==> design/flow/design.v <==
`timescale 1ns / 1ps
module decode(instr,opcode,rd_index,rs_index,rt_index,constant,shamt,address);
input [15:0] instr;
output [3:0] opcode;
output [2:0] rd_index,rs_index,rt_index,shamt;
output [5:0] constant;
output [8:0] address;
assign opcode   = instr[15:12];
assign rd_index = instr[11:9];
assign rs_index = instr[8:6];
assign rt_index = instr[5:3];
assign shamt    = instr[2:0];
assign constant = instr[5:0];
assign address  = instr[11:3];
endmodule
`timescale 1ns / 1ps
module control_unit(instr,opcode,rd_index,rs_index,rt_index,shamt,constant,address);
input [15:0] instr;
output  [3:0] opcode;
output  [2:0] rd_index,rs_index,rt_index,shamt;
output [5:0] constant;
output [8:0] address;
decode call(instr,opcode,rd_index,rs_index,rt_index,constant,shamt,address);
endmodule
`timescale 1ns / 1ps
module ALU(clk,reset,op_code,rd,rs,rt,rd_store,shamt,constant,hi,lo);
input clk,reset;
input [3:0] op_code;                   				  
input [15:0]rs,rt;  								        	  
input [15:0]rd_store;                                
input [5:0] constant;										  
input [2:0] shamt;                				        
reg [31:0] TEMP;                                      
wire [15:0] mem_addr;
output reg[15:0] rd;  							            
output reg[15:0] hi,lo;                             
reg [15:0] RAM [0:7];
assign mem_addr = rs + constant;
always @ (*)
	begin
		TEMP = rs * rt;  
		if(op_code== 0)					 
			begin                    
			rd = rs + rt; 
			end
		else if (op_code==1)				 
			begin               
			rd = rs << shamt;
			end
		else if (op_code==2)				 
			begin           
			rd = rs >> shamt; 
			end
		else if (op_code==4) 			 
			begin           
			rd = lo; 
			end
		else if (op_code==5) 			 
			begin           
			rd = hi;   
			end
		else if (op_code==6) 			 
			begin           
			rd = rs | rt; 
			end
		else if (op_code==7) 			 
			begin 
			rd = rs & rt; 
			end
		else if (op_code==8) 			 
			begin 
			rd = rs + constant; 
			end
		else if (op_code==9) 			 
			begin          
			rd = constant; 
			end         
		else if (op_code==10) 			 
			begin             
			rd = (mem_addr < 8) ? RAM [mem_addr[2:0]] : 16'd0;  
			end
		else   							 
			begin 
			rd = 0; 
			end
	end
always @ (posedge clk, posedge reset)
	begin
	if (reset)
		begin
		hi <= 0;
		lo <= 0;
		RAM[0] <= 16'b 0000000000000001;
		RAM[1] <= 16'b 0000000000000101;                      
		RAM[2] <= 16'b 0000000000000000;
		RAM[3] <= 16'b 0000000000000000;
		RAM[4] <= 16'b 0000000000000011;
		RAM[5] <= 16'b 0000000000000001;
		RAM[6] <= 16'b 0000000000000001;
		RAM[7] <= 16'b 0000000000000001;
		end
	else
		begin
		if (op_code == 3)
			begin
			hi <= TEMP[31:16];     			  
			lo <= TEMP[15:0];					 
			end
		if (op_code == 11 && mem_addr < 8)
			RAM[mem_addr[2:0]] <= rd_store;
		end
	end
endmodule
`timescale 1ns / 1ps
module data_path(clk,reset,op_code,rd_index,rs_index,rt_index,shamt,constant,rd_value,rs_value,rt_value,low,high,SR);
input clk,reset;
input [3:0] op_code;
input [2:0] rd_index, rs_index, rt_index, shamt;
input [5:0] constant;
output [15:0] rd_value;
output reg [15:0] rs_value,rt_value;
output [15:0] low,high;
output reg [15:0] SR;	
wire [15:0] hi,lo;
reg [3:0] flags;
reg wr_en;
reg [15:0] regfile[0:7];
always@(*)
	begin
     if (op_code>=0 && op_code<=7)		 
			begin
			rs_value=regfile[rs_index];
			rt_value=regfile[rt_index];
			end
    else if (op_code>=8 && op_code<=11)  
			begin
			rs_value=regfile[rs_index]; 
			rt_value=0;
			end
    else 
			begin 								 
			rs_value=0;
			rt_value=0; 
			end
	end
always @(*)
	begin	
	flags = 4'b0000;
	if(rs_value==rt_value)
			flags[3]=1;                                	    
	else if(rs_value<rt_value)
			flags[2]=1;                           		   	 
	else if(rs_value[15]==1 && rt_value[15]==1)
			flags[0]=1;                          			   
	else if(rs_value[15]==0 && rt_value[15]==0)
			flags[0]=1;                                 	  
	else if(rs_value[15:0] || rt_value[15:0])
			flags[1]=1;                          			  
	end
always @(*)
	begin
	wr_en = !(op_code == 3 || op_code >= 11);
	end
always @(posedge clk, posedge reset)
	begin
	if (reset)
		begin
		regfile[0] <= 7;
		regfile[1] <= 6;
		regfile[2] <= 5;
		regfile[3] <= 4;
		regfile[4] <= 3;
		regfile[5] <= 2;
		regfile[6] <= 1;
		regfile[7] <= 0;
		SR <= 16'b0000000000000000;
		end
	else
		begin
		if (wr_en)
			regfile[rd_index] <= rd_value;
		SR <= {12'b000000000000, flags};
		end
	end
assign low = lo;
assign high = hi;
ALU call(clk,reset,op_code,rd_value,rs_value,rt_value,regfile[rd_index],shamt,constant,hi,lo);
endmodule
`timescale 1ns / 1ps
module processor(clk,reset,instr,PC,opcode,rd_index,rs_index,rt_index,shamt,constant,address,rd_value,rs_value,rt_value,low_out,high_out,SR);
input clk,reset;
input [15:0] instr;							 
reg [7:0] pc;
output [7:0] PC;
output [3:0] opcode;
output [2:0] rd_index, rs_index, rt_index, shamt;
output [5:0] constant;
output [8:0] address;
output [15:0] rd_value,rs_value,rt_value,low_out,high_out,SR;
always @ (posedge clk,posedge reset)
begin
	if(reset==1)
		begin
		pc<=0;
		end
	else if (pc>14)								 
		begin
		pc <= 0;
		end
	else if(opcode>=12 && opcode<=14) 		 
		begin
		pc <= pc + address; 
		end
	else 
		begin
		pc <= pc + 1; 								 
		end
end
assign PC = pc;
wire [3:0] opcode;
wire [2:0] rd_index,rs_index,rt_index,shamt;
wire [5:0] constant;
wire [8:0] address;
control_unit cal1(instr,opcode,rd_index,rs_index,rt_index,shamt,constant,address);
data_path cal2(clk,reset,opcode,rd_index,rs_index,rt_index,shamt,constant,rd_value,rs_value,rt_value,low_out,high_out,SR);
endmodule 
==> design/flow/run.sh <==
#!/bin/bash
# the make line also repeats each setting of config.mk as NAME=value (left out here)
make -C /OpenROAD-flow-scripts/flow DESIGN_CONFIG=/design/flow/config.mk WORK_HOME=/design/flow/orfs CLKGATE_MAP_FILE= finish
==> design/flow/config.mk <==
export PLATFORM = sky130hd
export DESIGN_NAME = processor
export DESIGN_NICKNAME = processor
export VERILOG_FILES = /design/flow/design.v
export SDC_FILE = /design/flow/constraint.sdc
export NUM_CORES = 4
export LEC_CHECK = 0
export ABC_AREA = 0
export CAP_MARGIN = 0
export CELL_PAD_IN_SITES_GLOBAL_PLACEMENT = 0
export CORE_MARGIN = 2
export CORE_UTILIZATION = 71
export CTS_CLUSTER_DIAMETER = 212
export CTS_CLUSTER_SIZE = 53
export PLACE_DENSITY_LB_ADDON = 0.3
export SETUP_SLACK_MARGIN = 0.83
export SLEW_MARGIN = 20
==> design/flow/constraint.sdc <==
create_clock -name core_clock -period 8.39 [get_ports {clk}]
set_input_delay 1.6780 -clock core_clock [delete_from_list [all_inputs] [get_ports {clk}]]
set_output_delay 1.6780 -clock core_clock [all_outputs]
set_load 0.01 [all_outputs]
==> notes.org, run 1 <==
#+TITLE: Flow metrics

** Yosys
- Chip area from the yosys synthesis statistics :: 28,400 sq um
- Adder-cell area share of the yosys netlist :: 21.2%
- Each instance of the synthesized netlist takes up on average 9.55 sq um.
- XOR/XNOR share of the synthesized area :: 1.76%
- For reference, the mux area share after synthesis is 17.3%.
- Leading cell type by number of instances after synthesis :: sky130_fd_sc_hd__nand2_1
- In the synthesized netlist the async set-or-reset flop fraction comes to 100%.
- Post-synthesis cell type with the largest combined area :: sky130_fd_sc_hd__dfrtp_1
- Syn Std Cell Area :: 28,400 sq um
- Post-synth regs :: 300
- AND-OR/OR-AND share of the synthesized area :: 13.6%
- Main logic family after synthesis :: adder cells
- The area fraction of the largest cell type after synthesis is 24.7%.
- Yosys Instances :: 2,970
- Top cells by area :: sky130_fd_sc_hd__dfrtp_1 25%, sky130_fd_sc_hd__fa_1 14%, sky130_fd_sc_hd__mux2_2 11%
- For this run, the number of Yosys warnings is 6.
- Synth Flop Type :: sky130_fd_sc_hd__dfrtp_1
- Counting instances in the post-synthesis netlist gives the leading cell types as 295 x sky130_fd_sc_hd__nand2_1, 282 x sky130_fd_sc_hd__mux2_2, 280 x sky130_fd_sc_hd__dfrtp_1, 270 x sky130_fd_sc_hd__nor2_1, 260 x sky130_fd_sc_hd__inv_1.
- Per the post-synthesis report, the number of cells in the design is 2,970.
- The synthesized design contains 0 enable-type register cells.
- After synthesis, the netlist uses 92 different library cells.
- Sequential elements use 26.6% of the synthesized area.
- For reference, simple AND, OR, NAND and NOR cells occupy 12.1% of the area reported after synthesis.

** Status
- The flow stopped in 5_1_grt.
- The flow did not finish.
- First error in the log :: [ERROR GRT-0116] Global routing finished with congestion. Check the congestion regions in the DRC Viewer.

** Place
- The placement summary gives the final routability congestion estimate as 1.27.
- Number of buffer cells added on primary ports :: 140
- Dpl cell area :: 33,000 sq um
- Placement-stage worst setup slack :: -0.666 ns
- Final HPWL from detailed placement :: 82,300 microns

** Clock tree
- Level count of the clock H-tree :: 1
- Post-cts hold-fix buffer tally :: 0
- In this run the clock root is driven by a sky130_fd_sc_hd__clkbuf_16.
- # clock sinks :: 300
- CTS buffer count :: 9
- Number of buffers on the longest clock path :: 3

** Floorplan
- The die is 204 microns tall.
- Std cell rows :: 73
- The initial utilization of the core area, before any placement, comes to 71.7%.
- Core footprint :: 39,500 sq um
- The die is 204 microns wide.
- Area of the die :: 41,500 sq um
- Pin placement for this block handled 153 I/O pins.

** Global route
- Overall overflow remaining after global route :: 126
- GRT Overall Usage :: 74.4%
==> metal layers <==
layer / overflow / GRT usage (%)
met1: 4 / 74.7
met2: 62 / 89.6
met3: 13 / 61.8
met4: 47 / 70.4
met5: 0 / 35.0
==> per-stage QoR <==
step,util [%],instances
floorplan,-,2981
global placement,83.3,3806
detailed placement,83.3,3806
CTS,88.4,3932
==> timing repair <==
action                     CTS
setup endpoints to repair   35
pin swaps                   92
gates cloned                 2
gates resized              260
setup buffers              111
==> run 2: changes to the inputs <==
- ABC_AREA: 0 -> not set
- CAP_MARGIN: 0 -> 20
- CELL_PAD_IN_SITES_GLOBAL_PLACEMENT: 0 -> not set
- CORE_UTILIZATION: 71 -> 23
- CTS_CLUSTER_DIAMETER: 212 -> not set
- CTS_CLUSTER_SIZE: 53 -> not set
- PLACE_DENSITY_LB_ADDON: 0.3 -> not set
- SETUP_SLACK_MARGIN: 0.83 -> not set
- clock period: 8.39 -> 13.5 ns (I/O delays scaled with it)
==> notes.org, run 2 <==
#+TITLE: Implementation results

** Status
- Result of the run :: timing/DRC/antenna clean (was did not finish)

** Global route
- Largest net degree at the start of global routing :: 171
- Via count of the first global-routing pass :: 24,500
- Across every metal layer, demand over resource in global routing totals 17.6%.
- The first global-routing pass estimated 167,000 microns of wire.
- Overall overflow remaining after global route :: 0
- Initial antenna violation count :: 8

** Route
- Detailed Route Iter0 Violations :: 2,572
- The detailed router placed 24,200 vias in this run.
- For this sky-water flow run, the detailed-routed wirelength per cell is reported as 24.0 microns.
- The iteration count recorded for the first detailed-route pass is 6.
- Per-cell via count in the routed design :: 5.18
- In this run the remaining antenna-violating nets after routing total 0.
- TritonRoute reported its final design rule violation total as 0.
- Wire length reported by the detailed router :: 112,000 microns

** Yosys
- Proportion of synthesized chip area in sequential cells :: 26.6% (unchanged)
- The cell count in the Yosys report is 2,970 (unchanged).
- The number of library cell types mapped by synthesis was 92 (unchanged).
- Area fraction in mux cells :: 17.3% (unchanged)
- The most frequently used cell type in the post-synthesis netlist was sky130_fd_sc_hd__nand2_1 (unchanged).
- The leading register cell type out of synthesis is sky130_fd_sc_hd__dfrtp_1 (unchanged).
- Adder-cell area share of the yosys netlist :: 21.2% (unchanged)
- The synthesized flop and latch total is 300 (unchanged).
- Post-synth EDFFs :: 0 (unchanged)
- The chip area in the Yosys report came to 28,400 sq um (unchanged).
- Post-synth top area share :: 24.7% (unchanged)
- AND-OR/OR-AND share of the synthesized area :: 13.6% (unchanged)
- The synthesized cell area came to 28,400 sq um (unchanged).
- The instance tally after logic synthesis was 2,970 (unchanged).
- The tally of yosys warning messages came to 6 (unchanged).
- The xor and xnor fraction of the mapped netlist area was 1.76% (unchanged).
- The simple logic cell fraction of the synthesized area is 12.1% (unchanged).
- The main kind of combinational logic by area is adder cells (unchanged).
- Avg Inst Size Synth :: 9.55 sq um (unchanged)
- Top cells by area: sky130_fd_sc_hd__dfrtp_1 25%, sky130_fd_sc_hd__fa_1 14%, sky130_fd_sc_hd__mux2_2 11% (unchanged).
- The largest area contributor in the synthesized netlist was sky130_fd_sc_hd__dfrtp_1 (unchanged).
- The fraction of synthesis flops using an asynchronous set or reset pin came to 100% (unchanged).
- Leading cell types by count after synthesis: 295 x sky130_fd_sc_hd__nand2_1, 282 x sky130_fd_sc_hd__mux2_2, 280 x sky130_fd_sc_hd__dfrtp_1, 270 x sky130_fd_sc_hd__nor2_1, 260 x sky130_fd_sc_hd__inv_1 (unchanged).

** Power
- The internal portion of the total power is 2370 uW.
- The power report lists the combinational group at 1740 uW.
- The worst-case IR drop observed on VDD is 74.5 uV.
- The power report shows net switching accounting for 41.6% of the total.
- Logic pwr share :: 43.0%
- Summed over the clock group, the power is 1080 uW.
- Looking at the power breakdown, the clock network takes 26.7% of the total.
- The dominant power group in this design is combinational cells.
- Power Density :: 123 nW/um^2
- Summed over all nets, the switching power comes to 1690 uW.
- The leakage component of the power was reported as 0.0140 uW.
- Sequential power for this build is 1230 uW.
- Sequential cells burn 30.3% of the power.

** Final timing
- Final cycle utilization of the critical path :: 87.8%
- For reference, the final report shows the max-slew violation count at 0.
- Setup total negative slack :: 0 ns
- Worst-case headroom to the max-slew limit :: 20.2%
- Endpoints with negative setup slack in the final report add up to 0.
- The routed design could run at a clock period as short as 11.85 ns.
- Final hold violations :: 0
- For the pin with the worst max-slew slack, the measured transition is 1.19 ns.
- Max Freq :: 84.4 MHz
- Final Hold Slack :: 0.499 ns
- Setup repair after global routing missed its margin :: false
- Final worst clock skew :: 0.0397 ns
- Worst path setup slack after routing :: 1.65 ns

** Setup path
- The launch point of the worst register-to-register path is recorded as cal2.regfile[4][5].
- Termination of the worst setup path :: rd_value[6]
- On the critical path the data arrives at 9.15 ns.
- The critical path starts at instr[8].
- Depth of the most critical reg-to-reg path :: 26
- Per the post-run analysis, buffers plus inverters along the critical path come to 4.
- The worst setup path is launched from a primary input.
- In the setup report, the worst path falls into the class in2out.
- The critical path crosses 17 cells after its start point.
- Required time of the critical path :: 10.80 ns
- The cell family contributing the most delay on the critical path is AND-OR/OR-AND gates.
- Delay of the slowest critical-path stage :: 0.82 ns
- Max fanout on the critical path was recorded as 34.
- STA reports a reg2reg setup slack of 5.17 ns.
- For reference, the critical path cell chain is clkdlybuf4s50_1 > buf_4 > nor2b_1 > a221oi_1 > o221a_2 > buf_4 > ha_1 > o21ai_0 > o21bai_1 > a31o_2 > nand2_1 > or3_1 > o22ai_1 > and4_1 > a31oi_1 > o21ai_1 > clkdlybuf4s50_1.
- Slowest cell on crit path :: sky130_fd_sc_hd__o21ai_1
- CP Capture Type :: output pin
- Endpoint of the worst-slack reg-to-reg timing path :: cal2.call.hi[15]

** Clock tree
- The CTS sink count was 300 (unchanged).
- Level count of the clock H-tree :: 2 (was 1)
- Number of buffers on the longest clock path :: 3 (unchanged)
- # Post-CTS Setup Buffers :: 0 (was 111)
- At the later pin of the worst-skew pair, clock insertion delay measures 0.58 ns.
- TritonCTS built the clock tree.
- The quantity of hold-fixing buffers added after cts is 0 (unchanged).
- The clock root buffer is sky130_fd_sc_hd__clkbuf_16 (unchanged).
- The count of cells resized by post-cts repair is 0 (was 260).
- The number of buffers added by the clock tree synthesis step was 35 (was 9).
- The registers of the reported paths see a clock transition of 0.06 ns.

** Place
- The routability-driven placement congestion ratio is 0.990 (was 1.27).
- Final HPWL from detailed placement :: 84,200 microns (was 82,300 microns)
- Cell Count Post-Placement :: 4,612 (was 3,806)
- The minimum setup slack after placement was 1.78 ns (was -0.666 ns).
- The count of input and output buffers was 140 (unchanged).

** Job
- Tool warnings :: 63
- Reported max-cap violation count :: 0

** Min path
- Capture endpoint of the worst hold path :: cal2.call.RAM[5][7]
- Hold path startpoint :: cal2.call.RAM[5][7]
- Number of cells traversed by the worst hold path :: 1
- The worst hold path belongs to the class reg2reg.

** Final layout
- Area added between synthesis and finish :: 16.0%
- The finished design was reported to have a net count of 3,408.
- Tally of non-filler cells in the final layout :: 4,679
- Fill cell instance count of the final layout :: 12,900

** Floorplan
- The vertical extent of the die came to 355 microns (was 204 microns).
- Std cell rows :: 128 (was 73)
- The placeable core region was 122,000 sq um (was 39,500 sq um).
- Number of ports placed on the die boundary :: 153 (unchanged)
- The area of the die came to 126,000 sq um (was 41,500 sq um).
- Die extent in x :: 355 microns (was 204 microns)
- The core utilization before placement is 23.2% (was 71.7%).
==> run 2: routing by layer <==
metal	part of all wire [%]	GRT usage (%)
met1	42	23.7
met3	8.8	3.49
met4	5.4	8.10
met5	0.020	0
met2	44	27.2
==> run 2: cell type report <==
class | instances | area [sq um] | area share, %
multi-input combinational | 2187 | 18900 | 57.5
timing repair buffer | 229 | 2090 | 6.35
inverter | 274 | 1040 | 3.16
clock inverter | 18 | 323 | 0.981
tap | 1625 | 2030 | 6.18
clock buffer | 45 | 953 | 2.90
sequential | 300 | 7530 | 22.9
antenna | 1 | 2.50 | 0.00761
==> run 2: stage by stage <==
step                util [%]  area (sq um)  power (uW)
global placement        25.8         31500        2940
global route            27.0         32900        4270
finish                  27.0         32900        4050
detailed placement      25.8         31500        2940
floorplan                  -         28400        2200
CTS                     26.9         32800        4060
==> run 3: changes to the inputs <==
- CORE_UTILIZATION: 23 -> 72
- CTS_CLUSTER_DIAMETER: not set -> 324
- CTS_CLUSTER_SIZE: not set -> 98
- PLACE_DENSITY: not set -> 0.4
- clock period: 13.5 -> 7.63 ns (I/O delays scaled with it)
==> notes.org, run 3 <==
#+TITLE: Flow metrics

** Floorplan
- The area of the die was 41,000 sq um (was 126,000 sq um).
- Overall die height :: 202 microns (was 355 microns)
- The count of pins on the block boundary is 153 (unchanged).
- The placeable core region was 38,700 sq um (was 122,000 sq um).
- The die extent in x is 202 microns (was 355 microns).
- Effective utilization at floorplan :: 73.2% (was 23.2%)
- The cell row count came to 72 (was 128).

** Global route
- Overall overflow remaining after global route :: 78
- GRT Overall Usage :: 75.5%

** Yosys
- The share of the synthesized area in the top cell type came to 24.7% (unchanged).
- Syn Inst Count :: 2,970 (unchanged)
- The main kind of combinational logic by area is adder cells (unchanged).
- The synthesized cell area came to 28,400 sq um (unchanged).
- Post-synth regs :: 300 (unchanged)
- Leading cell types by count after synthesis :: 295 x sky130_fd_sc_hd__nand2_1, 282 x sky130_fd_sc_hd__mux2_2, 280 x sky130_fd_sc_hd__dfrtp_1, 270 x sky130_fd_sc_hd__nor2_1, 260 x sky130_fd_sc_hd__inv_1 (unchanged)
- The complex-gate fraction of the synthesized area came to 13.6% (unchanged).
- The xor and xnor fraction of the mapped netlist area was 1.76% (unchanged).
- Chip area from the yosys synthesis statistics :: 28,400 sq um (unchanged)
- Post-synth EDFFs :: 0 (unchanged)
- The cell count in the Yosys report was 2,970 (unchanged).
- Top cells by area: sky130_fd_sc_hd__dfrtp_1 25%, sky130_fd_sc_hd__fa_1 14%, sky130_fd_sc_hd__mux2_2 11% (unchanged).
- The leading register cell type out of synthesis is sky130_fd_sc_hd__dfrtp_1 (unchanged).
- The tally of yosys warning messages is 6 (unchanged).
- Leading cell type by number of instances after synthesis :: sky130_fd_sc_hd__nand2_1 (unchanged)
- Area fraction in mux cells :: 17.3% (unchanged)
- The adder and majority gate portion of the synthesized area is 21.2% (unchanged).
- Distinct cells, synth :: 92 (unchanged)
- The simple logic cell fraction of the synthesized area was 12.1% (unchanged).
- FFs w/ async S/R, synth :: 100% (unchanged)
- The largest area contributor in the synthesized netlist is sky130_fd_sc_hd__dfrtp_1 (unchanged).
- Proportion of synthesized chip area in sequential cells :: 26.6% (unchanged)
- Avg Inst Size Synth :: 9.55 sq um (unchanged)

** Place
- The total placed cells including tap cells came to 3,902 (was 4,612).
- Final HPWL from detailed placement :: 86,400 microns (was 84,200 microns)
- Final weighted congestion in routability-driven placement :: 1.13 (was 0.990)
- Dpl cell area :: 33,700 sq um (was 31,500 sq um)
- The count of input and output buffers came to 140 (unchanged).
- The minimum setup slack after placement is -1.17 ns (was 1.78 ns).

** Clock tree
- # clock sinks :: 300 (unchanged)
- The number of buffers added by the clock tree synthesis step came to 7 (was 35).
- Level count of the clock H-tree :: 1 (was 2)
- The maximum root-to-sink buffer count came to 3 (unchanged).
- Post-cts hold-fix buffer tally :: 0 (unchanged)
- The clock root buffer was sky130_fd_sc_hd__clkbuf_16 (unchanged).

** Status
- Result of the run: did not finish (was timing/DRC/antenna clean).
- The first error in the log reads "[ERROR GRT-0232] Routing congestion too high. Check the congestion heatmap in the GUI".
- Last stage the flow got to :: 5_1_grt
## run 3: per-stage QoR
stage	TNS, ns	hold slack [ns]	power (uW)
4_1_cts	-0.193	0.546	6480
3_5_place_dp	-32.85	0.488	5750
2_1_floorplan	-1.73	0.453	4020
3_3_place_gp	-26.62	0.469	5540
## run 3: timing repair
item	4_1_cts
buffers inserted	28
pin swaps	31
gates resized	103
endpoints found under the setup margin	33
## run 3: routing by layer
metal | GRT usage [%] | GRT overflow
met1 | 75.8 | 0
met2 | 92.4 | 43
met3 | 60.4 | 1
met4 | 72.8 | 33
met5 | 29.9 | 1
==> run 4: changes to the inputs <==
- ABC_AREA: not set -> 1
- CORE_ASPECT_RATIO: not set -> 0.91
- CTS_CLUSTER_DIAMETER: 324 -> 42
- CTS_CLUSTER_SIZE: 98 -> not set
- GPL_ROUTABILITY_DRIVEN: not set -> 0
- PLACE_DENSITY: 0.4 -> 0.42
- SETUP_SLACK_MARGIN: not set -> 0.6
- clock period: 7.63 -> 3.95 ns (I/O delays scaled with it)
==> notes.org, run 4 <==
#+TITLE: Flow metrics

** Status
- Result of the run :: did not finish (unchanged)
- The stopping stage is 4_1_cts (was 5_1_grt).
- First error in the log: [ERROR DPL-0038] Utilization greater than 100%, impossible to legalize (was [ERROR GRT-0232] Routing congestion too high. Check the congestion heatmap in the GUI.).

** Yosys
- Leading cell type by number of instances after synthesis :: sky130_fd_sc_hd__nand2_1 (unchanged)
- The instance tally after logic synthesis was 3,701 (was 2,970).
- Post-synth regs :: 300 (unchanged)
- Top cells by area :: sky130_fd_sc_hd__dfrtp_1 25%, sky130_fd_sc_hd__fa_1 14%, sky130_fd_sc_hd__nand2_1 12% (was sky130_fd_sc_hd__dfrtp_1 25%, sky130_fd_sc_hd__fa_1 14%, sky130_fd_sc_hd__mux2_2 11%)
- Distinct cells, synth :: 54 (was 92)
- Area fraction in mux cells :: 1.99% (was 17.3%)
- The synthesized cell area is 27,700 sq um (was 28,400 sq um).
- The largest area contributor in the synthesized netlist was sky130_fd_sc_hd__dfrtp_1 (unchanged).
- The xor and xnor fraction of the mapped netlist area came to 0.885% (was 1.76%).
- The leading register cell type out of synthesis is sky130_fd_sc_hd__dfrtp_1 (unchanged).
- The fraction of synthesis flops using an asynchronous set or reset pin came to 100% (unchanged).
- The main kind of combinational logic by area is simple AND/OR/NAND/NOR gates (was adder cells).
- The post-synthesis sequential area ratio was 27.2% (was 26.6%).
- Tally of yosys warning messages :: 6 (unchanged)
- AND-OR/OR-AND share of the synthesized area :: 12.0% (was 13.6%)
- The simple logic cell fraction of the synthesized area was 24.6% (was 12.1%).
- Post-synth EDFFs :: 0 (unchanged)
- Avg Inst Size Synth :: 7.48 sq um (was 9.55 sq um)
- Yosys Instances :: 3,701 (was 2,970)
- Leading cell types by count after synthesis :: 916 x sky130_fd_sc_hd__nand2_1, 567 x sky130_fd_sc_hd__inv_1, 296 x sky130_fd_sc_hd__nor2_1, 280 x sky130_fd_sc_hd__dfrtp_1, 218 x sky130_fd_sc_hd__o21ai_0 (was 295 x sky130_fd_sc_hd__nand2_1, 282 x sky130_fd_sc_hd__mux2_2, 280 x sky130_fd_sc_hd__dfrtp_1, 270 x sky130_fd_sc_hd__nor2_1, 260 x sky130_fd_sc_hd__inv_1)
- The chip area in the Yosys report is 27,700 sq um (was 28,400 sq um).
- The adder and majority gate portion of the synthesized area was 21.7% (was 21.2%).
- The share of the synthesized area in the top cell type is 25.3% (was 24.7%).

** Floorplan
- The placeable core region was 37,900 sq um (was 38,700 sq um).
- Area of the die :: 40,100 sq um (was 41,000 sq um)
- The count of pins on the block boundary came to 153 (unchanged).
- Die extent in x :: 210 microns (was 202 microns)
- Overall die height :: 191 microns (was 202 microns)
- The core utilization before placement is 73.0% (was 73.2%).
- Std cell rows :: 68 (was 72)

** Place
- Final HPWL from detailed placement :: 101,000 microns (was 86,400 microns)
- The count of input and output buffers was 140 (unchanged).
- The minimum setup slack after placement came to -4.48 ns (was -1.17 ns).
==> run 4: metrics by stage <==
step	instances	utilization, %	setup TNS, ns	hold slack [ns]	area (sq um)
3_5_place_dp	4860	92.8	-678.14	0.474	35200
3_3_place_gp	4860	92.8	-592.75	0.461	35200
2_1_floorplan	3712	-	-344.09	0.448	28800
==> run 5: changes to the inputs <==
- ABC_AREA: 1 -> not set
- CORE_ASPECT_RATIO: 0.91 -> not set
- CORE_UTILIZATION: 72 -> 65
- CTS_CLUSTER_DIAMETER: 42 -> not set
- GPL_ROUTABILITY_DRIVEN: 0 -> not set
- PLACE_DENSITY: 0.42 -> not set
- SETUP_SLACK_MARGIN: 0.6 -> 0.04
- clock period: 3.95 -> 7.51 ns (I/O delays scaled with it)
==> notes.org, run 5 <==
#+TITLE: Flow metrics

** Yosys
- The chip area in the Yosys report came to 28,400 sq um (was 27,700 sq um).
- AND-OR/OR-AND share of the synthesized area :: 13.6% (was 12.0%)
- Post-synth top area share :: 24.7% (was 25.3%)
- Top cells by area :: sky130_fd_sc_hd__dfrtp_1 25%, sky130_fd_sc_hd__fa_1 14%, sky130_fd_sc_hd__mux2_2 11% (was sky130_fd_sc_hd__dfrtp_1 25%, sky130_fd_sc_hd__fa_1 14%, sky130_fd_sc_hd__nand2_1 12%)
- FFs w/ async S/R, synth :: 100% (unchanged)
- The cell count in the Yosys report is 2,970 (was 3,701).
- Syn Inst Count :: 2,970 (was 3,701)
- The leading register cell type out of synthesis is sky130_fd_sc_hd__dfrtp_1 (unchanged).
- The main kind of combinational logic by area is adder cells (was simple AND/OR/NAND/NOR gates).
- The tally of yosys warning messages is 6 (unchanged).
- The synthesized flop and latch total was 300 (unchanged).
- The most frequently used cell type in the post-synthesis netlist is sky130_fd_sc_hd__nand2_1 (unchanged).
- Simple Share, Synth :: 12.1% (was 24.6%)
- The number of enable flip-flop cells came to 0 (unchanged).
- Post-synthesis cell type with the largest combined area :: sky130_fd_sc_hd__dfrtp_1 (unchanged)
- Area fraction in mux cells :: 17.3% (was 1.99%)
- The adder and majority gate portion of the synthesized area was 21.2% (was 21.7%).
- The xor and xnor fraction of the mapped netlist area is 1.76% (was 0.885%).
- Proportion of synthesized chip area in sequential cells :: 26.6% (was 27.2%)
- Leading cell types by count after synthesis :: 295 x sky130_fd_sc_hd__nand2_1, 282 x sky130_fd_sc_hd__mux2_2, 280 x sky130_fd_sc_hd__dfrtp_1, 270 x sky130_fd_sc_hd__nor2_1, 260 x sky130_fd_sc_hd__inv_1 (was 916 x sky130_fd_sc_hd__nand2_1, 567 x sky130_fd_sc_hd__inv_1, 296 x sky130_fd_sc_hd__nor2_1, 280 x sky130_fd_sc_hd__dfrtp_1, 218 x sky130_fd_sc_hd__o21ai_0)
- The synthesized cell area was 28,400 sq um (was 27,700 sq um).
- The number of library cell types mapped by synthesis came to 92 (was 54).
- The per-instance average area after synthesis was 9.55 sq um (was 7.48 sq um).

** Global route
- GRT Overall Usage :: 76.9%
- Overall overflow remaining after global route :: 121

** Floorplan
- The vertical extent of the die came to 213 microns (was 191 microns).
- The count of pins on the block boundary was 153 (unchanged).
- Die extent in x :: 213 microns (was 210 microns)
- Area of the die :: 45,300 sq um (was 40,100 sq um)
- Std cell rows :: 76 (was 68)
- Effective utilization at floorplan :: 65.8% (was 73.0%)
- The placeable core region is 43,100 sq um (was 37,900 sq um).

** Clock tree
- # clock sinks :: 300
- The clock tree synthesis step divided the H-tree into 2 levels.
- CTS buffer count :: 36
- Clock tree synthesis selected as its root buffer the cell sky130_fd_sc_hd__clkbuf_16.
- Counting along the longest clock path gives a buffer depth of 3.

** Status
- First error in the log :: [ERROR GRT-0232] Routing congestion too high. Check the congestion heatmap in the GUI. (was [ERROR DPL-0038] Utilization greater than 100%, impossible to legalize)
- Result of the run :: did not finish (unchanged)
- Last stage the flow got to :: 5_1_grt (was 4_1_cts)

** Place
- The count of input and output buffers is 140 (unchanged).
- Final HPWL from detailed placement :: 86,600 microns (was 101,000 microns)
- Routability-driven placement finished with a final weighted congestion of 1.06.
- The area of placed instances was 34,000 sq um (was 35,200 sq um).
run 5: metrics by stage:
| stage | cells | worst slack (ns) | power, uW |
|---|---|---|---|
| after CTS | 4111 | -0.117 | 7920 |
| after detailed placement | 3991 | -1.32 | 5830 |
| after floorplan | 2981 | -0.409 | 4090 |
| after global placement | 3991 | -1.28 | 5690 |
run 5: timing repair:
action / CTS
buffers inserted: 53
hold buffers: 0
gates cloned: 1
endpoints found under the setup margin: 34
pin swaps: 52
gates resized: 183
run 5: routing by layer:
layer  track usage (%)  overflow
met5              24.1         0
met4              77.3        54
met3              63.1         3
met2              92.3        62
met1              77.1         2
==> run 6: changes to the inputs <==
- CELL_PAD_IN_SITES_DETAIL_PLACEMENT: not set -> 2
- CELL_PAD_IN_SITES_GLOBAL_PLACEMENT: not set -> 1
- CORE_UTILIZATION: 65 -> 40
- SETUP_SLACK_MARGIN: 0.04 -> not set
- TNS_END_PERCENT: not set -> 10
- clock period: 7.51 -> 11.7 ns (I/O delays scaled with it)
==> notes.org, run 6 <==
#+TITLE: Implementation results

** Yosys
- Leading cell types by count after synthesis: 295 x sky130_fd_sc_hd__nand2_1, 282 x sky130_fd_sc_hd__mux2_2, 280 x sky130_fd_sc_hd__dfrtp_1, 270 x sky130_fd_sc_hd__nor2_1, 260 x sky130_fd_sc_hd__inv_1 (unchanged).
- Top cells by area :: sky130_fd_sc_hd__dfrtp_1 25%, sky130_fd_sc_hd__fa_1 14%, sky130_fd_sc_hd__mux2_2 11% (unchanged)
- Post-synth EDFFs :: 0 (unchanged)
- Chip area from the yosys synthesis statistics :: 28,400 sq um (unchanged)
- Simple Share, Synth :: 12.1% (unchanged)
- Post-synthesis cell type with the largest combined area :: sky130_fd_sc_hd__dfrtp_1 (unchanged)
- The xor and xnor fraction of the mapped netlist area came to 1.76% (unchanged).
- AND-OR/OR-AND share of the synthesized area :: 13.6% (unchanged)
- Leading cell type by number of instances after synthesis :: sky130_fd_sc_hd__nand2_1 (unchanged)
- Avg Inst Size Synth :: 9.55 sq um (unchanged)
- The area fraction in mux cells came to 17.3% (unchanged).
- Syn Std Cell Area :: 28,400 sq um (unchanged)
- The share of the synthesized area in the top cell type is 24.7% (unchanged).
- The cell count in the Yosys report came to 2,970 (unchanged).
- Syn Inst Count :: 2,970 (unchanged)
- The fraction of synthesis flops using an asynchronous set or reset pin came to 100% (unchanged).
- Proportion of synthesized chip area in sequential cells :: 26.6% (unchanged)
- The synthesized flop and latch total was 300 (unchanged).
- The tally of yosys warning messages came to 6 (unchanged).
- The adder and majority gate portion of the synthesized area is 21.2% (unchanged).
- The leading register cell type out of synthesis was sky130_fd_sc_hd__dfrtp_1 (unchanged).
- Distinct cells, synth :: 92 (unchanged)
- Main logic family after synthesis :: adder cells (unchanged)

** Power
- Power Density :: 150 nW/um^2
- The share of total power dissipated in the clock network is 26.1%.
- Sequential cells consume a total of 1400 uW.
- Summed over all cells, the static leakage comes to 0.0142 uW.
- In the power breakdown, the internal column shows 2730 uW.
- Top power group :: combinational cells
- In this run, the combinational gates consume 44.9% of the power.
- Sequential share of power :: 29.0%
- The design draws 4840 uW.
- The analysis reports a worst IR drop on VDD of 107 uV.
- Power Combinational :: 2170 uW
- Fraction of power spent switching nets :: 43.6%
- The clock network power reported by the tool is 1260 uW.
- The analysis attributes to net switching a power of 2110 uW.

** Final timing
- Final Hold Slack :: 0.488 ns
- The pin closest to its max-slew limit shows a slew of 1.27 ns.
- Final period demand of the worst path :: 10.98 ns
- The final layout reports a setup TNS of 0 ns.
- The highest clock rate this design can be run at is 91.1 MHz.
- Final cycle utilization of the critical path :: 93.9%
- Setup repair after global routing missed its margin :: false
- Checking max transition, the worst relative margin is 15.3%.
- Final worst clock skew :: 0.0141 ns
- Endpoints with negative setup slack in the final report add up to 0.
- Final hold violations :: 0
- Max Slew Vio Count :: 0

** Route
- Detailed Route Iter0 Violations :: 2,125
- Per-cell via count in the routed design :: 6.21
- Number of nets still failing antenna checks after routing :: 0
- Average detailed-routed wire length per instance :: 32.6 microns
- Vias post-DR :: 25,100
- Wire length reported by the detailed router :: 131,000 microns
- After detailed routing, the number of remaining DRC violations is 0.
- Number of detailed-routing iterations run before antenna repair :: 5

** Clock tree
- The quantity of hold-fixing buffers added after cts was 0 (unchanged).
- The count of cells resized by post-cts repair came to 0 (was 183).
- Latency at later pin :: 0.60 ns
- # clock sinks :: 300 (unchanged)
- Clock-pin slew on the worst setup and hold paths :: 0.06 ns
- TritonCTS clock tree :: built
- The maximum root-to-sink buffer count was 3 (unchanged).
- Root buffer cell :: sky130_fd_sc_hd__clkbuf_16 (unchanged)
- The maximum level of the CTS H-tree is 2 (unchanged).
- CTS buffer count :: 39 (was 36)
- # Post-CTS Setup Buffers :: 0 (was 53)

** Setup path
- Type of the setup path with the least slack :: in2out
- Delay of the slowest critical-path stage :: 0.84 ns
- Along the worst path, the maximum fanout reaches 35.
- Startpoint type of the worst setup path :: primary input
- The critical path ends at rd_value[10].
- Origin of the critical flop-to-flop path :: cal2.regfile[7][9]
- Per the STA report, the cell with the highest stage delay on the worst path is sky130_fd_sc_hd__a211oi_2.
- The endpoint identified for the worst register-to-register timing path is cal2.call.hi[12].
- Kind of cell adding the most delay to the critical path :: AND-OR/OR-AND gates
- Flop2flop setup slack :: 3.09 ns
- Cell Chain, Critical Path :: clkdlybuf4s50_1 > buf_4 > nand2_1 > o22ai_1 > o221a_2 > ha_1 > o21a_1 > o31a_1 > o21ai_0 > a21o_1 > or4_1 > o211ai_1 > nand2_1 > o311a_1 > a211oi_2 > clkdlybuf4s50_1
- CP Capture Type :: output pin
- STA shows the worst reg2reg path with a cell count of 26.
- WP depth :: 16
- Required time of the critical path :: 9.36 ns
- The data arrival time reported for the critical path is 8.64 ns.
- The number of buffers and inverters on the critical path is 3.
- In this run the worst setup path begins at instr[8].

** Floorplan
- The die extent in x came to 270 microns (was 213 microns).
- The count of pins on the block boundary came to 153 (unchanged).
- The core utilization before placement came to 40.4% (was 65.8%).
- The placeable core region is 70,100 sq um (was 43,100 sq um).
- The cell row count came to 97 (was 76).
- The area of the die was 73,000 sq um (was 45,300 sq um).
- Overall die height :: 270 microns (was 213 microns)

** Place
- Number of buffer cells added on primary ports :: 140 (unchanged)
- Final weighted congestion in routability-driven placement :: 0.954 (was 1.06)
- The estimated wirelength of the detail-placed design came to 98,400 microns (was 86,600 microns).

** Final layout
- Final core utilization :: 46.0%
- According to the finish report, the design has a final net count of 3,447.
- Fill cells in the final layout number 7,465.
- Area added between synthesis and finish :: 13.8%

** Job
- Across all stage logs, warnings added up to 62.
- Per the run summary, max-cap violations total 0.

** Global route
- GRT Overall Usage :: 36.1%
- Overall overflow remaining after global route :: 0
- Via count of the first global-routing pass :: 27,700
- Entering global routing, the biggest net connects 112 pins.
- The initial antenna violation count was 6.
- Global-route wire length before repair :: 196,000 microns

** Status
- Result of the run :: timing/DRC/antenna clean (was did not finish)

** Min path
- The most critical min-delay path falls under reg2reg.
- Hold analysis shows the worst path with a depth of 1.
- Hold path startpoint :: cal2.call.RAM[7][15]
- Capture endpoint of the worst hold path :: cal2.call.RAM[7][15]
[run 6: metal layers]
metal	GRT usage [%]	wire length (microns)	vias up
met2	57.3	60000	921
li1	-	-	10500
met3	6.40	8490	250
met5	0	26	-
met4	13.0	5340	4
met1	49.4	57600	13400
[run 6: per-stage QoR]
stage / std cells / setup slack (ns) / instance area, sq um
4_1_cts: 4036 / 0.919 / 32300
5_1_grt: 4037 / 0.481 / 32300
2_1_floorplan: 2981 / 1.10 / 28400
3_3_place_gp: 3965 / 0.727 / 30900
6_report: 4038 / 0.719 / 32300
3_5_place_dp: 3965 / 0.444 / 31000
[run 6: area by class of cell]
class,count,area (sq um),area share (%)
Timing Repair Buffer,264,2290,7.11
Multi-Input combinational cell,2187,18900,58.6
Sequential cell,300,7530,23.3
Clock inverter,20,235,0.729
Clock buffer,51,1070,3.32
Tap cell,940,1180,3.65
Antenna cell,2,5.00,0.0155
Inverter,274,1040,3.23
==> run 7: changes to the inputs <==
- CELL_PAD_IN_SITES_DETAIL_PLACEMENT: 2 -> not set
- CELL_PAD_IN_SITES_GLOBAL_PLACEMENT: 1 -> not set
- CORE_UTILIZATION: 40 -> 65
- SETUP_SLACK_MARGIN: not set -> 0.06
- TNS_END_PERCENT: 10 -> not set
- clock period: 11.7 -> 7.52 ns (I/O delays scaled with it)
==> notes.org, run 7 <==
#+TITLE: Flow metrics

** Place
- The routability-driven placement congestion ratio was 1.07 (was 0.954).
- The count of input and output buffers is 140 (unchanged).
- The estimated wirelength of the detail-placed design came to 87,500 microns (was 98,400 microns).

** Yosys
- The chip area in the Yosys report is 28,400 sq um (unchanged).
- The synthesized flop and latch total came to 300 (unchanged).
- FFs w/ async S/R, synth :: 100% (unchanged)
- Avg Inst Size Synth :: 9.55 sq um (unchanged)
- Leading cell types by count after synthesis :: 295 x sky130_fd_sc_hd__nand2_1, 282 x sky130_fd_sc_hd__mux2_2, 280 x sky130_fd_sc_hd__dfrtp_1, 270 x sky130_fd_sc_hd__nor2_1, 260 x sky130_fd_sc_hd__inv_1 (unchanged)
- The leading register cell type out of synthesis was sky130_fd_sc_hd__dfrtp_1 (unchanged).
- The number of library cell types mapped by synthesis was 92 (unchanged).
- Syn Std Cell Area :: 28,400 sq um (unchanged)
- Post-synth top area share :: 24.7% (unchanged)
- Post-synth EDFFs :: 0 (unchanged)
- The xor and xnor fraction of the mapped netlist area is 1.76% (unchanged).
- Post-synthesis cell type with the largest combined area :: sky130_fd_sc_hd__dfrtp_1 (unchanged)
- Main logic family after synthesis :: adder cells (unchanged)
- AND-OR/OR-AND share of the synthesized area :: 13.6% (unchanged)
- The most frequently used cell type in the post-synthesis netlist is sky130_fd_sc_hd__nand2_1 (unchanged).
- Simple Share, Synth :: 12.1% (unchanged)
- Adder-cell area share of the yosys netlist :: 21.2% (unchanged)
- The cell count in the Yosys report is 2,970 (unchanged).
- The area fraction in mux cells was 17.3% (unchanged).
- Top cells by area: sky130_fd_sc_hd__dfrtp_1 25%, sky130_fd_sc_hd__fa_1 14%, sky130_fd_sc_hd__mux2_2 11% (unchanged).
- The instance tally after logic synthesis came to 2,970 (unchanged).
- The post-synthesis sequential area ratio was 26.6% (unchanged).
- Tally of yosys warning messages :: 6 (unchanged)

** Floorplan
- Number of ports placed on the die boundary :: 153 (unchanged)
- Area of the die :: 45,300 sq um (was 73,000 sq um)
- Overall die height :: 213 microns (was 270 microns)
- The cell row count is 76 (was 97).
- The core utilization before placement came to 65.8% (was 40.4%).
- The placeable core region came to 43,100 sq um (was 70,100 sq um).
- The die extent in x is 213 microns (was 270 microns).

** Clock tree
- CTS buffer count :: 34 (was 39)
- Number of buffers on the longest clock path :: 3 (unchanged)
- The maximum level of the CTS H-tree was 2 (unchanged).
- Root buffer cell :: sky130_fd_sc_hd__clkbuf_16 (unchanged)
- The quantity of hold-fixing buffers added after cts was 0 (unchanged).
- # clock sinks :: 300 (unchanged)

** Global route
- The total overflow left after global routing is 42.
- GRT Overall Usage :: 77.4%

** Status
- Last stage the flow got to :: 5_1_grt
- The tool reported: "[ERROR GRT-0232] Routing congestion too high. Check the congestion heatmap in the GUI".
- Result of the run: did not finish (was timing/DRC/antenna clean).
==> run 7: repair_timing <==
action / in CTS
endpoints found under the setup margin: 34
pin swaps: 97
buffers inserted: 70
gates cloned: 3
gates resized: 283
endpoints found under the hold margin: 0
==> run 7: per-layer routing <==
metal / GRT overflow / global-route usage, %
met1: 1 / 79.0
met5: 0 / 24.0
met4: 23 / 76.0
met2: 18 / 91.9
met3: 0 / 64.0
==> run 7: through the flow <==
| stage | util (%) | cell area (sq um) | std cells | worst slack (ns) | hold slack (ns) |
|---|---|---|---|---|---|
| CTS | 85.3 | 36700 | 4107 | -0.155 | 0.509 |
| detailed placement | 78.8 | 33900 | 3972 | -1.34 | 0.492 |
| floorplan | - | 29000 | 2981 | -0.401 | 0.453 |
| global placement | 78.8 | 33900 | 3972 | -1.18 | 0.466 |
==> run 8: changes to the inputs <==
- ABC_AREA: not set -> 0
- CAP_MARGIN: 20 -> 0
- CELL_PAD_IN_SITES_GLOBAL_PLACEMENT: not set -> 0
- CORE_MARGIN: 2 -> 3
- CORE_UTILIZATION: 65 -> 48
- CTS_CLUSTER_DIAMETER: not set -> 168
- CTS_CLUSTER_SIZE: not set -> 53
- GPL_TIMING_DRIVEN: not set -> 0
- MIN_ROUTING_LAYER: not set -> met2
- PLACE_DENSITY_LB_ADDON: not set -> 0.3
- SETUP_SLACK_MARGIN: 0.06 -> 0.17
- clock period: 7.52 -> 7.98 ns (I/O delays scaled with it)
==> notes.org, run 8 <==
#+TITLE: Flow metrics

** Yosys
- The post-synthesis sequential area ratio is 26.6% (unchanged).
- Adder-cell area share of the yosys netlist :: 21.2% (unchanged)
- Yosys Instances :: 2,970 (unchanged)
- The chip area in the Yosys report is 28,400 sq um (unchanged).
- AND-OR/OR-AND share of the synthesized area :: 13.6% (unchanged)
- The simple logic cell fraction of the synthesized area came to 12.1% (unchanged).
- The tally of yosys warning messages came to 6 (unchanged).
- The largest area contributor in the synthesized netlist is sky130_fd_sc_hd__dfrtp_1 (unchanged).
- FFs w/ async S/R, synth :: 100% (unchanged)
- Leading cell types by count after synthesis: 295 x sky130_fd_sc_hd__nand2_1, 282 x sky130_fd_sc_hd__mux2_2, 280 x sky130_fd_sc_hd__dfrtp_1, 270 x sky130_fd_sc_hd__nor2_1, 260 x sky130_fd_sc_hd__inv_1 (unchanged).
- Main logic family after synthesis :: adder cells (unchanged)
- The xor and xnor fraction of the mapped netlist area is 1.76% (unchanged).
- Distinct cells, synth :: 92 (unchanged)
- The most frequently used cell type in the post-synthesis netlist is sky130_fd_sc_hd__nand2_1 (unchanged).
- Avg Inst Size Synth :: 9.55 sq um (unchanged)
- Synth Flop Type :: sky130_fd_sc_hd__dfrtp_1 (unchanged)
- The area fraction in mux cells was 17.3% (unchanged).
- Top cells by area :: sky130_fd_sc_hd__dfrtp_1 25%, sky130_fd_sc_hd__fa_1 14%, sky130_fd_sc_hd__mux2_2 11% (unchanged)
- The synthesized cell area is 28,400 sq um (unchanged).
- Post-synth regs :: 300 (unchanged)
- The share of the synthesized area in the top cell type came to 24.7% (unchanged).
- The number of enable flip-flop cells is 0 (unchanged).
- Syn Inst Count :: 2,970 (unchanged)

** Status
- Result of the run :: did not finish (unchanged)
- First error in the log :: [ERROR GRT-0116] Global routing finished with congestion. Check the congestion regions in the DRC Viewer. (was [ERROR GRT-0232] Routing congestion too high. Check the congestion heatmap in the GUI.)
- The stopping stage is 5_1_grt (unchanged).

** Clock tree
- The maximum root-to-sink buffer count was 3 (unchanged).
- The maximum level of the CTS H-tree came to 1 (was 2).
- The number of buffers added by the clock tree synthesis step came to 9 (was 34).
- Post-cts hold-fix buffer tally :: 0 (unchanged)
- # clock sinks :: 300 (unchanged)
- Root buffer cell :: sky130_fd_sc_hd__clkbuf_16 (unchanged)

** Floorplan
- Die extent in x :: 249 microns (was 213 microns)
- The count of pins on the block boundary was 153 (unchanged).
- The cell row count was 88 (was 76).
- The core utilization before placement was 48.9% (was 65.8%).
- Area of the die :: 62,000 sq um (was 45,300 sq um)
- The placeable core region was 58,000 sq um (was 43,100 sq um).
- Overall die height :: 249 microns (was 213 microns)

** Global route
- Across every metal layer, demand over resource in global routing totals 69.8%.
- Overall overflow remaining after global route :: 16

** Place
- Placement-stage worst setup slack :: -3.56 ns (was -1.34 ns)
- Number of buffer cells added on primary ports :: 137 (was 140)
- Final HPWL from detailed placement :: 99,600 microns (was 87,500 microns)
- Final weighted congestion in routability-driven placement :: 1.15 (was 1.07)
[run 8: per-stage QoR]
step | total power, uW | TNS, ns | cells | instance area [sq um] | util (%)
global placement | 5120 | -495.40 | 3883 | 31300 | 53.9
CTS | 6350 | -3.42 | 4071 | 34900 | 60.1
detailed placement | 5190 | -381.68 | 3897 | 31600 | 54.4
floorplan | 3840 | -0.0636 | 2981 | 29000 | -
[run 8: repair_timing]
action	in CTS
endpoints found under the hold margin	0
resized	509
pin swaps	114
setup endpoints to repair	298
buffers inserted	156
cloned	5
[run 8: metal layers]
metal / overflow / track usage (%)
met1: - / -
met2: 0 / 73.8
met3: 9 / 81.9
met4: 6 / 44.2
met5: 1 / 60.8
==> run 9: changes to the inputs <==
- CELL_PAD_IN_SITES_DETAIL_PLACEMENT: not set -> 1
- CORE_MARGIN: 3 -> 8
- GPL_ROUTABILITY_DRIVEN: not set -> 0
- MAX_ROUTING_LAYER: not set -> met4
- PLACE_DENSITY_LB_ADDON: 0.3 -> 0.21
==> notes.org, run 9 <==
#+TITLE: Flow metrics

** Floorplan
- The die extent in x was 259 microns (was 249 microns).
- The count of pins on the block boundary is 153 (unchanged).
- The core utilization before placement is 48.3% (was 48.9%).
- The vertical extent of the die is 259 microns (was 249 microns).
- The area of the die was 67,100 sq um (was 62,000 sq um).
- Core footprint :: 58,700 sq um (was 58,000 sq um)
- Std cell rows :: 89 (was 88)

** Yosys
- Syn Inst Count :: 2,970 (unchanged)
- Leading cell types by count after synthesis: 295 x sky130_fd_sc_hd__nand2_1, 282 x sky130_fd_sc_hd__mux2_2, 280 x sky130_fd_sc_hd__dfrtp_1, 270 x sky130_fd_sc_hd__nor2_1, 260 x sky130_fd_sc_hd__inv_1 (unchanged).
- Distinct cells, synth :: 92 (unchanged)
- Post-synth top area share :: 24.7% (unchanged)
- Tally of yosys warning messages :: 6 (unchanged)
- The chip area in the Yosys report came to 28,400 sq um (unchanged).
- Post-synth regs :: 300 (unchanged)
- Avg Inst Size Synth :: 9.55 sq um (unchanged)
- Proportion of synthesized chip area in sequential cells :: 26.6% (unchanged)
- AND-OR/OR-AND share of the synthesized area :: 13.6% (unchanged)
- The adder and majority gate portion of the synthesized area was 21.2% (unchanged).
- The cell count in the Yosys report was 2,970 (unchanged).
- Post-synth EDFFs :: 0 (unchanged)
- The fraction of synthesis flops using an asynchronous set or reset pin was 100% (unchanged).
- Top cells by area: sky130_fd_sc_hd__dfrtp_1 25%, sky130_fd_sc_hd__fa_1 14%, sky130_fd_sc_hd__mux2_2 11% (unchanged).
- Main logic family after synthesis :: adder cells (unchanged)
- The area fraction in mux cells was 17.3% (unchanged).
- Synth Flop Type :: sky130_fd_sc_hd__dfrtp_1 (unchanged)
- Leading cell type by number of instances after synthesis :: sky130_fd_sc_hd__nand2_1 (unchanged)
- Post-synthesis cell type with the largest combined area :: sky130_fd_sc_hd__dfrtp_1 (unchanged)
- XOR/XNOR share of the synthesized area :: 1.76% (unchanged)
- Syn Std Cell Area :: 28,400 sq um (unchanged)
- Simple Share, Synth :: 12.1% (unchanged)

** Place
- The estimated wirelength of the detail-placed design is 92,900 microns (was 99,600 microns).
- The count of input and output buffers came to 137 (unchanged).
- The area of placed instances was 31,500 sq um (was 31,600 sq um).
- Cell Count Post-Placement :: 3,901 (was 3,897)
- The minimum setup slack after placement was -3.50 ns (was -3.56 ns).

** Clock tree
- Level count of the clock H-tree :: 1 (unchanged)
- The quantity of hold-fixing buffers added after cts came to 0 (unchanged).
- # clock sinks :: 300 (unchanged)
- The number of buffers added by the clock tree synthesis step came to 9 (unchanged).
- Number of buffers on the longest clock path :: 3 (unchanged)
- The clock root buffer is sky130_fd_sc_hd__clkbuf_16 (unchanged).

** Status
- First error in the log :: [ERROR GRT-0116] Global routing finished with congestion. Check the congestion regions in the DRC Viewer. (unchanged)
- Last stage the flow got to :: 5_1_grt (unchanged)
- Result of the run :: did not finish (unchanged)

** Global route
- GRT Overall Usage :: 84.9%
- Global routing finished with a remaining overflow of 1,988.
run 9: repair_timing:
item                                    4_1_cts
pin swaps                                   143
cloned                                        8
hold endpoints to repair                      0
endpoints found under the setup margin      297
setup buffers                               177
resized                                     507
run 9: routing by layer:
metal | GRT usage, % | GRT overflow
met3 | 95.6 | 1363
met4 | 69.1 | 253
met5 | - | -
met1 | - | -
met2 | 84.3 | 372
run 9: stage by stage:
stage	util (%)	hold slack [ns]
3_3_place_gp	53.3	0.475
3_5_place_dp	53.7	0.487
2_1_floorplan	-	0.453
4_1_cts	59.8	0.521
==> run 10: changes to the inputs <==
- ABC_AREA: 0 -> not set
- CAP_MARGIN: 0 -> 20
- CELL_PAD_IN_SITES_DETAIL_PLACEMENT: 1 -> not set
- CELL_PAD_IN_SITES_GLOBAL_PLACEMENT: 0 -> not set
- CORE_MARGIN: 8 -> 2
- CORE_UTILIZATION: 48 -> 64
- CTS_CLUSTER_DIAMETER: 168 -> not set
- CTS_CLUSTER_SIZE: 53 -> 72
- GPL_ROUTABILITY_DRIVEN: 0 -> not set
- GPL_TIMING_DRIVEN: 0 -> not set
- HOLD_SLACK_MARGIN: not set -> 0.27
- MIN_ROUTING_LAYER: met2 -> not set
- PLACE_DENSITY_LB_ADDON: 0.21 -> not set
- SETUP_SLACK_MARGIN: 0.17 -> 1.34
- TNS_END_PERCENT: not set -> 5
- clock period: 7.98 -> 4.68 ns (I/O delays scaled with it)
==> notes.org, run 10 <==
#+TITLE: Flow metrics

** Status
- Result of the run: did not finish (unchanged).
- Last stage the flow got to :: 5_1_grt (unchanged)
- First error in the log: [ERROR GRT-0232] Routing congestion too high. Check the congestion heatmap in the GUI (was [ERROR GRT-0116] Global routing finished with congestion. Check the congestion regions in the DRC Viewer.).

** Place
- The count of input and output buffers was 140 (was 137).
- Final weighted congestion in routability-driven placement :: 1.13
- Dpl cell area :: 35,700 sq um (was 31,500 sq um)
- The estimated wirelength of the detail-placed design came to 91,300 microns (was 92,900 microns).

** Global route
- Global routing consumed, over all layers together, 81.7% of the routing resources.
- Overall overflow remaining after global route :: 176

** Yosys
- Top cells by area :: sky130_fd_sc_hd__dfrtp_1 25%, sky130_fd_sc_hd__fa_1 14%, sky130_fd_sc_hd__mux2_2 11% (unchanged)
- Distinct cells, synth :: 92 (unchanged)
- The tally of yosys warning messages came to 6 (unchanged).
- The main kind of combinational logic by area is adder cells (unchanged).
- The per-instance average area after synthesis came to 9.55 sq um (unchanged).
- Leading cell types by count after synthesis :: 295 x sky130_fd_sc_hd__nand2_1, 282 x sky130_fd_sc_hd__mux2_2, 280 x sky130_fd_sc_hd__dfrtp_1, 270 x sky130_fd_sc_hd__nor2_1, 260 x sky130_fd_sc_hd__inv_1 (unchanged)
- Post-synthesis cell type with the largest combined area :: sky130_fd_sc_hd__dfrtp_1 (unchanged)
- The cell count in the Yosys report was 2,970 (unchanged).
- The instance tally after logic synthesis was 2,970 (unchanged).
- The post-synthesis sequential area ratio is 26.6% (unchanged).
- Leading cell type by number of instances after synthesis :: sky130_fd_sc_hd__nand2_1 (unchanged)
- The complex-gate fraction of the synthesized area came to 13.6% (unchanged).
- Simple Share, Synth :: 12.1% (unchanged)
- Post-synth top area share :: 24.7% (unchanged)
- The fraction of synthesis flops using an asynchronous set or reset pin is 100% (unchanged).
- Post-synth regs :: 300 (unchanged)
- The number of enable flip-flop cells was 0 (unchanged).
- Chip area from the yosys synthesis statistics :: 28,400 sq um (unchanged)
- The synthesized cell area was 28,400 sq um (unchanged).
- Synth Flop Type :: sky130_fd_sc_hd__dfrtp_1 (unchanged)
- Area fraction in mux cells :: 17.3% (unchanged)
- The adder and majority gate portion of the synthesized area is 21.2% (unchanged).
- XOR/XNOR share of the synthesized area :: 1.76% (unchanged)

** Floorplan
- Core footprint :: 43,900 sq um (was 58,700 sq um)
- Overall die height :: 214 microns (was 259 microns)
- The cell row count was 77 (was 89).
- The count of pins on the block boundary came to 153 (unchanged).
- Effective utilization at floorplan :: 64.5% (was 48.3%)
- The area of the die is 46,000 sq um (was 67,100 sq um).
- The die extent in x was 214 microns (was 259 microns).

** Clock tree
- Post-cts hold-fix buffer tally :: 0 (unchanged)
- The maximum root-to-sink buffer count was 3 (unchanged).
- # clock sinks :: 300 (unchanged)
- CTS buffer count :: 35 (was 9)
- Root buffer cell :: sky130_fd_sc_hd__clkbuf_16 (unchanged)
- The maximum level of the CTS H-tree came to 2 (was 1).
-- run 10: what timing repair did --
action	4_1_cts
gates resized	348
buffers inserted	71
setup endpoints to repair	347
cloned	6
pin swaps	66
-- run 10: routing by layer --
layer | track usage (%) | GRT overflow
met5 | - | -
met4 | 83.1 | 72
met3 | 65.9 | 13
met2 | 95.5 | 88
met1 | 79.6 | 3
-- run 10: per-stage QoR --
| step | std cells | setup slack (ns) | utilization [%] | power [uW] |
|---|---|---|---|---|
| 4_1_cts | 4366 | -2.38 | 88.2 | 13200 |
| 3_5_place_dp | 4225 | -3.65 | 81.4 | 9810 |
| 3_3_place_gp | 4225 | -3.48 | 81.4 | 9590 |
| 2_1_floorplan | 2981 | -2.65 | - | 6510 |
==> run 11: changes to the inputs <==
- ABC_AREA: not set -> 1
- CORE_ASPECT_RATIO: not set -> 0.5
- CORE_UTILIZATION: 64 -> 72
- CTS_CLUSTER_DIAMETER: not set -> 301
- CTS_CLUSTER_SIZE: 72 -> 98
- HOLD_SLACK_MARGIN: 0.27 -> not set
- MAX_ROUTING_LAYER: met4 -> not set
- SETUP_SLACK_MARGIN: 1.34 -> -0.58
- TNS_END_PERCENT: 5 -> 10
- clock period: 4.68 -> 5.83 ns (I/O delays scaled with it)
==> notes.org, run 11 <==
#+TITLE: Flow metrics

** Yosys
- The area fraction in mux cells was 1.99% (was 17.3%).
- The largest area contributor in the synthesized netlist was sky130_fd_sc_hd__dfrtp_1 (unchanged).
- The tally of yosys warning messages came to 6 (unchanged).
- The simple logic cell fraction of the synthesized area came to 24.6% (was 12.1%).
- The adder and majority gate portion of the synthesized area came to 21.7% (was 21.2%).
- Leading cell types by count after synthesis :: 916 x sky130_fd_sc_hd__nand2_1, 567 x sky130_fd_sc_hd__inv_1, 296 x sky130_fd_sc_hd__nor2_1, 280 x sky130_fd_sc_hd__dfrtp_1, 218 x sky130_fd_sc_hd__o21ai_0 (was 295 x sky130_fd_sc_hd__nand2_1, 282 x sky130_fd_sc_hd__mux2_2, 280 x sky130_fd_sc_hd__dfrtp_1, 270 x sky130_fd_sc_hd__nor2_1, 260 x sky130_fd_sc_hd__inv_1)
- The cell count in the Yosys report is 3,701 (was 2,970).
- The instance tally after logic synthesis is 3,701 (was 2,970).
- The post-synthesis sequential area ratio came to 27.2% (was 26.6%).
- The leading register cell type out of synthesis was sky130_fd_sc_hd__dfrtp_1 (unchanged).
- The number of library cell types mapped by synthesis was 54 (was 92).
- The fraction of synthesis flops using an asynchronous set or reset pin is 100% (unchanged).
- The most frequently used cell type in the post-synthesis netlist is sky130_fd_sc_hd__nand2_1 (unchanged).
- Post-synth top area share :: 25.3% (was 24.7%)
- The synthesized cell area is 27,700 sq um (was 28,400 sq um).
- Chip area from the yosys synthesis statistics :: 27,700 sq um (was 28,400 sq um)
- Main logic family after synthesis :: simple AND/OR/NAND/NOR gates (was adder cells)
- Top cells by area :: sky130_fd_sc_hd__dfrtp_1 25%, sky130_fd_sc_hd__fa_1 14%, sky130_fd_sc_hd__nand2_1 12% (was sky130_fd_sc_hd__dfrtp_1 25%, sky130_fd_sc_hd__fa_1 14%, sky130_fd_sc_hd__mux2_2 11%)
- The number of enable flip-flop cells was 0 (unchanged).
- The xor and xnor fraction of the mapped netlist area came to 0.885% (was 1.76%).
- Post-synth regs :: 300 (unchanged)
- The per-instance average area after synthesis is 7.48 sq um (was 9.55 sq um).
- The complex-gate fraction of the synthesized area came to 12.0% (was 13.6%).

** Clock tree
- Level count of the clock H-tree :: 1 (was 2)
- The maximum root-to-sink buffer count is 3 (unchanged).
- Root buffer cell :: sky130_fd_sc_hd__clkbuf_16 (unchanged)
- CTS buffer count :: 7 (was 35)
- The CTS sink count is 300 (unchanged).

** Place
- The count of input and output buffers was 140 (unchanged).
- Dpl cell area :: 34,200 sq um (was 35,700 sq um)
- The routability-driven placement congestion ratio is 1.17 (was 1.13).
- Final HPWL from detailed placement :: 89,500 microns (was 91,300 microns)

** Floorplan
- The placeable core region is 37,700 sq um (was 43,900 sq um).
- Std cell rows :: 50 (was 77)
- Number of ports placed on the die boundary :: 153 (unchanged)
- Die extent in x :: 281 microns (was 214 microns)
- The core utilization before placement was 73.5% (was 64.5%).
- Area of the die :: 40,100 sq um (was 46,000 sq um)
- The vertical extent of the die came to 143 microns (was 214 microns).

** Global route
- The global routing report lists combined usage of all routing layers as 79.7%.
- Overall overflow remaining after global route :: 228

** Status
- Last stage the flow got to :: 5_1_grt (unchanged)
- First error in the log: [ERROR GRT-0116] Global routing finished with congestion. Check the congestion regions in the DRC Viewer (was [ERROR GRT-0232] Routing congestion too high. Check the congestion heatmap in the GUI.).
- Result of the run :: did not finish (unchanged)
[run 11: routing by layer]
metal | track usage [%] | GRT overflow
met1 | 79.5 | 2
met2 | 95.6 | 118
met3 | 64.6 | 4
met4 | 81.6 | 104
met5 | 38.0 | 0
[run 11: what timing repair did]
item                       CTS
hold buffers                 0
pin swaps                  115
buffers inserted            53
setup endpoints to repair   41
gates cloned                 3
resized                    355
[run 11: through the flow]
| step | std cells | hold slack, ns | utilization, % | setup TNS, ns | worst slack, ns |
|---|---|---|---|---|---|
| 2_1_floorplan | 3712 | 0.448 | - | -48.55 | -2.18 |
| 4_1_cts | 4904 | 0.495 | 95.3 | -34.66 | -1.11 |
| 3_5_place_dp | 4852 | 0.466 | 90.7 | -264.89 | -3.12 |
| 3_3_place_gp | 4852 | 0.457 | 90.7 | -220.55 | -2.56 |
Power is estimated from default activity; no workload was simulated.
